## v16
==> flow/design.v <==
`timescale 1ns / 1ps
module div_iter (
  input div_clk,
  input resetn,
  input div,
  input div_signed,
  input [31:0] x,
  input [31:0] y,
  output [31:0]s,
  output [31:0] r,
  output reg complete
  );
  wire s_sign;
  wire r_sign;
  wire [31:0] x_abs;
  wire [31:0] y_abs;
  assign s_sign = div_signed ? (x[31] ^ y[31]) : 1'b0;
  assign r_sign = div_signed ? x[31] : 1'b0;
  assign x_abs  = div_signed ? (x[31] ? ~x + 32'd1 : x) : x;
  assign y_abs  = div_signed ? (y[31] ? ~y + 32'd1 : y) : y;
  wire [63:0] op_x_tmp;
  wire [32:0] op_x_high;
  wire        op_x_update;
  wire [32:0] sub_res;
  wire [31:0] r_tmp;
  wire [31:0] s_tmp1;
  reg  [63:0] op_x;
  reg  [32:0] op_y;
  reg  [5:0]  count;
  reg  [31:0] s_tmp;
  always @ ( posedge div_clk )
  begin
    if(!resetn)
    begin
      complete <= 1'b0;
      count    <= 6'd0;
      s_tmp    <= 32'd0;
    end
    else if(div&&!complete)
    begin
      if(count == 6'd0)
      begin
        op_x <= {32'd0,x_abs};
        op_y <= {1'b0,y_abs};
      end
      else if(op_x_update)
      begin
        op_x <= {sub_res,op_x_tmp[30:0]};
      end
      else if(!op_x_update)
        op_x <= op_x_tmp;
      count <= count == 6'd32 ? 6'd0 : count + 6'd1;
      complete <= count == 6'd32 ? 1'b1 : complete;
      s_tmp <= {s_tmp1[31:1],op_x_update};
    end
    else if(complete)
      complete <= 1'b0;
  end
assign s_tmp1 = (count == 6'd0) ? s_tmp : s_tmp << 1;
assign op_x_tmp = (count == 6'd0 || count == 6'd1) ? op_x : op_x << 1;
assign op_x_high = op_x_tmp[63:31];
assign sub_res = op_x_high + ~op_y + 1;
assign op_x_update = ~sub_res[32];
assign r_tmp = complete ? op_x[62:31] : 32'd0;
assign s = div_signed ? (s_sign ? ~s_tmp + 32'd1 : s_tmp) : s_tmp;
assign r = div_signed ? (r_sign ? ~r_tmp + 32'd1 : r_tmp) : r_tmp;
endmodule  
clock: 3.61 ns
lec_check: 0
abc_area: 1
cap_margin: 20
cell_pad_in_sites_global_placement: 0
core_aspect_ratio: 1.23
core_margin: 2
core_utilization: 69
cts_cluster_diameter: 201
cts_cluster_size: 80
gpl_routability_driven: 0
gpl_timing_driven: 1
hold_slack_margin: 0.13
place_density_lb_addon: 0.19
slew_margin: 20
tns_end_percent: 40
run.sh (not shown) runs the stock make flow with config.mk's settings and CLKGATE_MAP_FILE=.
v16: all stages done; final checks FAILED (negative setup slack).
The following lists how v17 was set up differently from v16:
Settings: GPL_TIMING_DRIVEN removed (was 1); HOLD_SLACK_MARGIN removed (was 0.13); CTS_CLUSTER_DIAMETER removed (was 201); CORE_UTILIZATION changed from 69 to 56; CTS_CLUSTER_SIZE removed (was 80); TNS_END_PERCENT removed (was 40); ABC_AREA removed (was 1); GPL_ROUTABILITY_DRIVEN removed (was 0); PLACE_DENSITY_LB_ADDON removed (was 0.19); CELL_PAD_IN_SITES_GLOBAL_PLACEMENT removed (was 0); CORE_ASPECT_RATIO removed (was 1.23); the clock period (ns, I/O delays scaled along) changed from 3.61 to 1.89.
### Flow results
v17: DPL-0038 in 5_1_grt -> run aborted. Re total nets after synthesis: v16 was higher than v17. Comparing post-synthesis sequential area ratio for v17 and v16, the bigger number came from v17. Delta (v17 minus v16): area share of xor/xnor cells in the synthesized design +3.6 points; core utilization before placement -13 points. v17 against v16: average cell area after synthesis saw an increase; synthesized cell count moved down; synthesized-area fraction occupied by ao, oa, aoi and oai cells now sits higher. Of v17 and v16, v16 shows the lower adder-cell share of the synthesized area, with v17 above it. v17 vs v16: die area up in v17. | area of the core region | v17 vs v16 | about 9% higher |.
## Diff of input files: v41 against v17
Settings: changing CORE_UTILIZATION from 56 to 53; changing the clock period (ns, I/O delays scaled along) from 1.89 to 4.72.
Notes after the runs:
As far as post-synth area from yosys stat goes, v41 and v17 are indistinguishable; the numbers are identical. When v41 is measured against v17, its placed standard-cell area turns out about 20% lower. Area after synthesis across v17 and v41: no real change. Compared v41 vs v17, and post-CTS setup buffer count is down in v41. The run showing the smaller estimated wirelength of the detail-placed design is v41. v41 completed every stage of the flow, and the final layout passed the timing, DRC and antenna checks. Pre-CTS worst setup slack (higher): v41. v41 vs. v17: row count went up by about 4%. In terms of AND-OR/OR-AND share of the synthesized area, v41 and v17 differ only marginally. On total placed cells including tap cells: v41 sits below v17.
Changes in v23 relative to v41:
Settings: CTS_CLUSTER_SIZE: unset -> 95; PLACE_DENSITY: unset -> 0.38; CTS_CLUSTER_DIAMETER: unset -> 373; ABC_AREA: unset -> 1; CORE_UTILIZATION: 53 -> 72; the clock period (ns, I/O delays scaled along): 4.72 -> 1.71.
## What came out
v23: it failed during 3_5_place_dp, and the tool reported DPL-0038. On placement row count: between v23 and v41, it ends up higher for v41. Diff v41 -> v23 | synthesis area per yosys | up by more than 10%. Adder and majority cell fraction of the synthesized area is higher on v41. Compared to v41, v23 has complex-gate fraction of the synthesized area 5.8 points lower.
The following lists how v35 was set up differently from v23:
Settings: ABC_AREA removed (was 1); CTS_CLUSTER_SIZE removed (was 95); CTS_CLUSTER_DIAMETER removed (was 373); CORE_UTILIZATION changed from 72 to 40; PLACE_DENSITY removed (was 0.38); the clock period (ns, I/O delays scaled along) changed from 1.71 to 4.72.
==> comparison <==
In summary, v35 completed successfully, with a layout that passed the timing, DRC and antenna checks. Count of standard-cell rows, v35 and v23, lower one = v23. Going from v23 to v35, synthesized-area fraction occupied by and/or/nand/nor cells shrank by 13 points, die height grew by about 25%, die area grew by 0.0099 mm². v35 against v23: post-synthesis net count fell by 516; final weighted congestion of routability-driven global placement now sits lower; fraction of the mapped netlist area in compound gates up 5.8 points; adder and majority gate portion of the synthesized area up 0.56 points.
Here is what was changed in the inputs of v30 compared with v35.
Settings: CORE_UTILIZATION now 72, was 40; HOLD_SLACK_MARGIN now 0.3, previously not set; CTS_CLUSTER_SIZE now 36, previously not set; the clock period (ns, I/O delays scaled along) now 4.13, was 4.72.
==> comparison <==
The log for v30 ends in 5_1_grt with error GRT-0232, so the run never completed. Placed wire-length estimate, v30 vs v35: up by a few percent. Number of enable-type register cells in the synthesized netlist came out exactly the same in v35 and v30. From v35 to v30 the numbers moved as follows: die extent in x moved down; number of gates resized after cts moved up; floorplan die height moved down; area after synthesis level; worst-case setup slack after placement moved down. Setup fix buffers added after clock tree synthesis: v30 vs v35 up 8. Pre-placement core utilization up 33 points in v30 wrt v35. Between v35 and v30, die area is higher for v35, v30 comes in under that. Synthesized cell count came out exactly the same in v35 and v30.
